==> 11-14: inputs <==
==> flow/design.v <==
module CORDIC #(parameter integer W = 32)
(
    input wire clk,
    input wire start,
    input wire signed [31:0] x,
    input wire signed [31:0] y,
    output wire signed [W-1:0]phi,
    output wire done
);
wire sigma;
wire signed [31:0] x_shift;
wire signed [31:0] y_shift;
reg [5:0] counter;
reg signed [31:0] x_reg;
reg signed [31:0] y_reg;
reg signed [31:0] z;
wire signed [31:0] atan_table [0:27];
assign atan_table[00] = 32'h3243f6a9; 
assign atan_table[01] = 32'h1dac6705;
assign atan_table[02] = 32'h0fadbafd;
assign atan_table[03] = 32'h07f56ea7;
assign atan_table[04] = 32'h03feab77;
assign atan_table[05] = 32'h01ffd55c;
assign atan_table[06] = 32'h00fffaab;
assign atan_table[07] = 32'h007fff55;
assign atan_table[08] = 32'h003fffeb;
assign atan_table[09] = 32'h001ffffd;
assign atan_table[10] = 32'h00100000;
assign atan_table[11] = 32'h00080000;
assign atan_table[12] = 32'h00040000;
assign atan_table[13] = 32'h00020000;
assign atan_table[14] = 32'h00010000;
assign atan_table[15] = 32'h00008000;
assign atan_table[16] = 32'h00004000;
assign atan_table[17] = 32'h00002000;
assign atan_table[18] = 32'h00001000;
assign atan_table[19] = 32'h00000800;
assign atan_table[20] = 32'h00000400;
assign atan_table[21] = 32'h00000200;
assign atan_table[22] = 32'h00000100;
assign atan_table[23] = 32'h00000080;
assign atan_table[24] = 32'h00000040;
assign atan_table[25] = 32'h00000020;
assign atan_table[26] = 32'h00000010;
assign atan_table[27] = 32'h00000008;
assign sigma = y_reg[31];
assign x_shift = y_reg >>> counter; 
assign y_shift = x_reg >>> counter; 
assign phi = z[31:31-W+1];
assign done = (counter == 28);
always @(posedge clk) begin
    if(start)begin
        x_reg <= x;
        y_reg <= y;
        z <= 0;
        counter <= 0;
    end
    else begin
        if(counter == 28) begin
            x_reg <= x_reg;
            y_reg <= y_reg;
            z <= z;
            counter <= counter;
        end
        else begin
            x_reg <= sigma ? (x_reg - x_shift) : (x_reg + x_shift);
            y_reg <= sigma ? (y_reg + y_shift) : (y_reg - y_shift);
            z <= sigma ? (z - atan_table[counter]) : (z + atan_table[counter]);
            counter <= counter + 1;
        end
    end
end
endmodule
==> flow/run.sh <==
#!/bin/bash
# the make line also repeats each setting of config.mk as NAME=value (left out here)
make -C /OpenROAD-flow-scripts/flow DESIGN_CONFIG=/design/flow/config.mk WORK_HOME=/design/flow/orfs CLKGATE_MAP_FILE= finish
==> flow/config.mk <==
export PLATFORM = sky130hd
export DESIGN_NAME = CORDIC
export DESIGN_NICKNAME = CORDIC
export VERILOG_FILES = /design/flow/design.v
export SDC_FILE = /design/flow/constraint.sdc
export NUM_CORES = 4
export LEC_CHECK = 0
export CAP_MARGIN = 20
export CORE_MARGIN = 2
export CORE_UTILIZATION = 70
export CTS_CLUSTER_SIZE = 100
export PLACE_DENSITY_LB_ADDON = 0.06
export SETUP_SLACK_MARGIN = 1.08
export SLEW_MARGIN = 20
==> flow/constraint.sdc <==
create_clock -name core_clock -period 3.72 [get_ports {clk}]
set_input_delay 0.7440 -clock core_clock [delete_from_list [all_inputs] [get_ports {clk}]]
set_output_delay 0.7440 -clock core_clock [all_outputs]
set_load 0.01 [all_outputs]
==> 07-17 (differences from 11-14) <==
--- a/flow/config.mk
+++ b/flow/config.mk
@@ -9,6 +9,6 @@
 export CORE_MARGIN = 2
-export CORE_UTILIZATION = 70
-export CTS_CLUSTER_SIZE = 100
-export PLACE_DENSITY_LB_ADDON = 0.06
-export SETUP_SLACK_MARGIN = 1.08
+export CORE_UTILIZATION = 66
+export CTS_CLUSTER_DIAMETER = 33
+export MAX_ROUTING_LAYER = met4
+export SETUP_SLACK_MARGIN = 1.57
 export SLEW_MARGIN = 20
==> flow/constraint.sdc (replaced) <==
create_clock -name core_clock -period 6.4 [get_ports {clk}]
set_input_delay 1.2800 -clock core_clock [delete_from_list [all_inputs] [get_ports {clk}]]
set_output_delay 1.2800 -clock core_clock [all_outputs]
set_load 0.01 [all_outputs]
==> notes <==
11-14 never finished: it broke off in detailed placement on DPL-0038. 07-17 completed and failed the layout checks on negative setup slack.
Synthesized cell count is the same in 07-17 and 11-14.
Synthesized area is the same in 07-17 and 11-14.
Against 11-14, the die size of 07-17 is higher by about 6%.

* * *

==> 12-22 <==
// CORDIC: RTL as listed in full above, without the edits since
Settings: LEC_CHECK=0, CAP_MARGIN=20, CORE_MARGIN=2, CORE_UTILIZATION=72, CTS_CLUSTER_DIAMETER=178, CTS_CLUSTER_SIZE=99, SETUP_SLACK_MARGIN=2.59, SLEW_MARGIN=20, TNS_END_PERCENT=5; clock period 8.69 ns.
run.sh (not shown) runs the stock make flow with config.mk's settings and CLKGATE_MAP_FILE=.
==> 05-07 (differences from 12-22) <==
- ABC_AREA: unset -> 1
- CELL_PAD_IN_SITES_DETAIL_PLACEMENT: unset -> 1
- CORE_ASPECT_RATIO: unset -> 0.86
- CORE_UTILIZATION: 72 -> 18
- CTS_CLUSTER_DIAMETER: 178 -> unset
- CTS_CLUSTER_SIZE: 99 -> unset
- GPL_ROUTABILITY_DRIVEN: unset -> 0
- HOLD_SLACK_MARGIN: unset -> 0.1
- PLACE_DENSITY: unset -> 0.62
- SETUP_SLACK_MARGIN: 2.59 -> 0.32
- SLEW_MARGIN: 20 -> 15
- TNS_END_PERCENT: 5 -> unset
==> flow/constraint.sdc (replaced) <==
create_clock -name core_clock -period 6.19 [get_ports {clk}]
set_input_delay 1.2380 -clock core_clock [delete_from_list [all_inputs] [get_ports {clk}]]
set_output_delay 1.2380 -clock core_clock [all_outputs]
set_load 0.01 [all_outputs]
==> 01-17 (differences from 12-22) <==
- CORE_UTILIZATION: 72 -> 23
- CTS_CLUSTER_DIAMETER: 178 -> unset
- CTS_CLUSTER_SIZE: 99 -> unset
- SETUP_SLACK_MARGIN: 2.59 -> unset
- TNS_END_PERCENT: 5 -> unset
==> flow/constraint.sdc (replaced) <==
create_clock -name core_clock -period 7.15 [get_ports {clk}]
set_input_delay 1.4300 -clock core_clock [delete_from_list [all_inputs] [get_ports {clk}]]
set_output_delay 1.4300 -clock core_clock [all_outputs]
set_load 0.01 [all_outputs]
==> comparison <==
In synthesized cell count, 01-17 and 12-22 do not differ. Sequential share of layout area: 12-22 > 05-07 > 01-17. Non-clock buffer count, lowest first: 05-07, 01-17, 12-22. Area after synthesis: 01-17 is higher than 05-07 (0.68%). Of 12-22 and 01-17, 01-17 has the higher die size (gap about 70%, measured against 01-17). Register-to-register slack, highest first: 12-22, 05-07, 01-17. Against 05-07, the final cell count of 12-22 is lower by about 40%. The highest first-iteration DRC count belongs to 12-22, the lowest to 05-07.
==> figures <==
Crit path launch: 12-22 counter[0]$_SDFFE_PP0N_; 05-07 counter[2]$_SDFFE_PP0N_; 01-17 counter[1]$_SDFFE_PP0N_
All-Layer GR Usage: 12-22 50.6%; 05-07 14.0%; 01-17 16.7%
Pin count of the biggest net entering global routing: 12-22 91; 05-07 97; 01-17 83
Routed wire length: 12-22 62500 µm; 05-07 65300 µm; 01-17 62600 µm
Synthesized area per cell: 12-22 8.05 µm²; 05-07 5.86 µm²; 01-17 8.05 µm²
Worst-path clk slew: 12-22 0.09 ns; 05-07 0.09 ns; 01-17 0.07 ns
Run status: 12-22 complete, no violations; 05-07 complete, no violations; 01-17 complete, no violations
Critical path arrival: 12-22 6.51 ns; 05-07 5.54 ns; 01-17 6.83 ns
Arithmetic-cell share of the synthesized area counting full adders, half adders and majority gates: 12-22 8.14%; 05-07 8.19%; 01-17 8.14%
Sequential share of cell area: 12-22 14.6%; 05-07 14.5%; 01-17 14.3%
Relative slew slack: 12-22 25.5%; 05-07 29.9%; 01-17 26.0%
Clock network contribution to total cell area: 12-22 1.62%; 05-07 1.61%; 01-17 1.90%
Post-synthesis share of cell area spent on and, or, nand and nor gates: 12-22 20.2%; 05-07 46.9%; 01-17 20.2%
Final core utilization: 12-22 84.3%; 05-07 21.0%; 01-17 26.9%
Post-route clock period utilization: 12-22 73.6%; 05-07 86.9%; 01-17 93.3%
Data required time of the worst path: 12-22 8.81 ns; 05-07 6.36 ns; 01-17 7.31 ns
Synth mux share: 12-22 15.6%; 05-07 0.0697%; 01-17 15.6%
Max incr delay on CP: 12-22 0.79 ns; 05-07 0.46 ns; 01-17 0.56 ns
Iteration-0 DRC Markers: 12-22 3873; 05-07 1680; 01-17 1848
Critical R2R Capture: 12-22 y_reg[30]$_DFFE_PP_; 05-07 x_reg[29]$_DFFE_PP_; 01-17 x_reg[31]$_DFFE_PP_

* * *

==> job 7865: inputs <==
Starts from the design.v that is shown in full above.
clock: 7.5 ns
lec_check: 0
cap_margin: 20
core_margin: 2
core_utilization: 70
cts_cluster_diameter: 45
cts_cluster_size: 14
setup_slack_margin: 1.36
slew_margin: 20
==> inputs of job 1748, as changes to job 7865 <==
--- a/flow/config.mk
+++ b/flow/config.mk
@@ -8,7 +8,4 @@
 export CAP_MARGIN = 20
 export CORE_MARGIN = 2
-export CORE_UTILIZATION = 70
-export CTS_CLUSTER_DIAMETER = 45
-export CTS_CLUSTER_SIZE = 14
-export SETUP_SLACK_MARGIN = 1.36
+export CORE_UTILIZATION = 64
 export SLEW_MARGIN = 20
==> flow/constraint.sdc (replaced) <==
create_clock -name core_clock -period 5.36 [get_ports {clk}]
set_input_delay 1.0720 -clock core_clock [delete_from_list [all_inputs] [get_ports {clk}]]
set_output_delay 1.0720 -clock core_clock [all_outputs]
set_load 0.01 [all_outputs]
==> inputs of job 1416, as changes to job 7865 <==
--- a/flow/config.mk
+++ b/flow/config.mk
@@ -8,7 +8,4 @@
 export CAP_MARGIN = 20
 export CORE_MARGIN = 2
-export CORE_UTILIZATION = 70
-export CTS_CLUSTER_DIAMETER = 45
-export CTS_CLUSTER_SIZE = 14
-export SETUP_SLACK_MARGIN = 1.36
+export CORE_UTILIZATION = 40
 export SLEW_MARGIN = 20
==> flow/constraint.sdc (replaced) <==
create_clock -name core_clock -period 7.15 [get_ports {clk}]
set_input_delay 1.4300 -clock core_clock [delete_from_list [all_inputs] [get_ports {clk}]]
set_output_delay 1.4300 -clock core_clock [all_outputs]
set_load 0.01 [all_outputs]
==> inputs of job 4091, as changes to job 7865 <==
--- a/flow/config.mk
+++ b/flow/config.mk
@@ -8,7 +8,4 @@
 export CAP_MARGIN = 20
 export CORE_MARGIN = 2
-export CORE_UTILIZATION = 70
-export CTS_CLUSTER_DIAMETER = 45
-export CTS_CLUSTER_SIZE = 14
-export SETUP_SLACK_MARGIN = 1.36
+export CORE_UTILIZATION = 15
 export SLEW_MARGIN = 20
==> flow/constraint.sdc (replaced) <==
create_clock -name core_clock -period 8.69 [get_ports {clk}]
set_input_delay 1.7380 -clock core_clock [delete_from_list [all_inputs] [get_ports {clk}]]
set_output_delay 1.7380 -clock core_clock [all_outputs]
set_load 0.01 [all_outputs]
==> flow_metrics.env <==
# yosys + openroad results
export IMPL_status="finished clean"
export IMPL_min_period_ns=6.663
export IMPL_cts_tree="built"
export IMPL_placedCellCount=2327
export IMPL_drt_iter0_markers=3870
export IMPL_crit_family="AND-OR/OR-AND gates"
export IMPL_nClkBuffers=9
export IMPL_maxCapViolCount=0
export IMPL_path_class="reg2reg"
export IMPL_instances_no_fill=2441
export IMPL_final_core_util=0.8619
export IMPL_wl_per_cell_microns=27.72
export IMPL_grt_overflow=0
export IMPL_wirelength_microns=67660
(the above is from job 7865)
==> flow_metrics.env <==
# yosys + openroad results
export IMPL_status="finished clean"
export IMPL_nClkBuffers=9
export IMPL_grt_overflow=0
export IMPL_path_class="reg2reg"
export IMPL_placedCellCount=2616
export IMPL_instances_no_fill=2643
export IMPL_maxCapViolCount=0
export IMPL_crit_family="AND-OR/OR-AND gates"
export IMPL_drt_iter0_markers=1660
export IMPL_wl_per_cell_microns=24.09
export IMPL_min_period_ns=6.762
(the above is from job 1416)
==> flow_metrics.env <==
# source this file to load flow results
export IMPL_yosysWarnings=1
export IMPL_initCoreUtil=0.6496
export IMPL_synth_simple_gate_area_share=0.2016
export IMPL_status="aborted with a tool error"
export IMPL_clock_sinks=102
export IMPL_stop_error="[ERROR GRT-0232] Routing congestion too high. Check the congestion heatmap in the GUI."
export IMPL_yosys_area_share_xor_xnor=0.07885
export IMPL_ys_top_cells_by_count="nand2_1, nor2_1, a21oi_1"
export IMPL_placedCellCount=2930
export IMPL_area_leaders="edfxtp_1, ha_1, mux4_2, nand2_1, a21oi_1"
export IMPL_stop_stage="global routing"
export IMPL_rows=58
export IMPL_synth_avg_cell_area_sq_um=8.052
export IMPL_ys_chip_area_sq_mm=0.01626
export IMPL_ys_cells=2020
export IMPL_top_area_cell="edfxtp_1"
export IMPL_grt_overflow=362
export IMPL_hpwl_microns=50640
export IMPL_syn_num_nets=2190
(the above is from job 1748)
==> flow_metrics.env <==
# yosys + openroad results
export IMPL_min_period_ns=7.511
export IMPL_cts_tree="built"
export IMPL_wirelength_microns=65630
export IMPL_maxCapViolCount=0
export IMPL_nClkBuffers=10
export IMPL_grt_overflow=0
export IMPL_instances_no_fill=3447
export IMPL_final_core_util=0.1770
export IMPL_drt_iter0_markers=1851
export IMPL_yosysWarnings=1
export IMPL_wl_per_cell_microns=19.04
export IMPL_crit_family="AND-OR/OR-AND gates"
export IMPL_path_depth=25
export IMPL_status="finished clean"
export IMPL_placedCellCount=3431
(the above is from job 4091)

* * *

==> try-juniper: inputs <==
Starts from the design.v that is shown in full above.
Settings: LEC_CHECK=0, CAP_MARGIN=20, CORE_MARGIN=4, CORE_UTILIZATION=63, MAX_ROUTING_LAYER=met4, MIN_ROUTING_LAYER=met2, SLEW_MARGIN=20; clock period 7.5 ns.
==> try-garnet (differences from try-juniper) <==
- CAP_MARGIN: 20 -> 0
- CELL_PAD_IN_SITES_DETAIL_PLACEMENT: unset -> 1
- CELL_PAD_IN_SITES_GLOBAL_PLACEMENT: unset -> 3
- CORE_MARGIN: 4 -> 5
- MAX_ROUTING_LAYER: met4 -> met5
- SETUP_SLACK_MARGIN: unset -> 1.39
- TNS_END_PERCENT: unset -> 60
==> results <==
Area after synthesis is the same in try-juniper and try-garnet. Against try-juniper, the die size of try-garnet is higher by about 2.4%. Synthesized cell count is the same in try-garnet and try-juniper. try-garnet failed in 3_1_place_gp_skip_io (GPL-0301). try-juniper failed in 5_1_grt.

* * *

==> inputs of v7 <==
Starts from the design.v that is shown in full above.
clock: 7.5 ns
lec_check: 0
abc_area: 1
cap_margin: 20
core_aspect_ratio: 0.5
core_margin: 2
core_utilization: 55
cts_cluster_diameter: 167
cts_cluster_size: 100
setup_slack_margin: 0.76
slew_margin: 20
tns_end_percent: 15
==> inputs of v18, as changes to v7 <==
CORE_ASPECT_RATIO = unset   (was 0.5)
CORE_UTILIZATION = 72   (was 55)
CTS_CLUSTER_DIAMETER = 328   (was 167)
PLACE_DENSITY_LB_ADDON = 0.06   (was unset)
SETUP_SLACK_MARGIN = 1.08   (was 0.76)
TNS_END_PERCENT = unset   (was 15)
==> flow/constraint.sdc (replaced) <==
create_clock -name core_clock -period 3.72 [get_ports {clk}]
set_input_delay 0.7440 -clock core_clock [delete_from_list [all_inputs] [get_ports {clk}]]
set_output_delay 0.7440 -clock core_clock [all_outputs]
set_load 0.01 [all_outputs]
==> inputs of v15, as changes to v7 <==
ABC_AREA = unset   (was 1)
CORE_ASPECT_RATIO = unset   (was 0.5)
CORE_UTILIZATION = 63   (was 55)
CTS_CLUSTER_DIAMETER = unset   (was 167)
CTS_CLUSTER_SIZE = unset   (was 100)
SETUP_SLACK_MARGIN = 1.36   (was 0.76)
TNS_END_PERCENT = unset   (was 15)
==> comparison table <==
| quantity | v7 | v18 | v15 |
|---|---|---|---|
| Outcome | timing/DRC/antenna clean | did not finish | timing/DRC/antenna clean |
| Stage where the flow stopped | - | detailed placement | - |
| Global routing usage on met2 | 56.30% | - | 71.11% |
| DIE HEIGHT | 125.2 um | 153.8 um | 164.7 um |
| Crit path kind | reg -> reg | - | reg -> reg |
| Fraction of standard cell area in multi-input logic | 67.92% | - | 69.14% |
| Final hold violations | 0 | - | 0 |
| Final-stage net count | 2947 | - | 2327 |
| Post-synth top area share | 20.56% | 20.56% | 11.82% |
| Setup Total Neg Slack | 0 ns | - | 0 ns |
| RR Endpoint | z[24]$_SDFFE_PP0N_ | - | x_reg[31]$_DFFE_PP_ |
| Cell area reported after detailed placement | 17200 um^2 | - | 17520 um^2 |
| OpenROAD warnings | 31 | - | 33 |
| Cell row count | 44 | 54 | 58 |
| Maximum buffer depth of the clock tree | 2 | - | 2 |
| Most prevalent standard cell on the critical path | sky130_fd_sc_hd__nand2_1 | - | sky130_fd_sc_hd__buf_4 |
| Pin count of the biggest net entering global routing | 68 | - | 83 |
| DRC | 0 | - | 0 |
| Final WS setup | 1.536 ns | - | 1.135 ns |
| Clock root buffer | sky130_fd_sc_hd__clkbuf_16 | - | sky130_fd_sc_hd__clkbuf_16 |
| Kind of end point of the critical path | flop | - | flop |
| Startpoint type of the worst setup path | flop | - | flop |
| Inverters excl. clock | 275 | - | 51 |
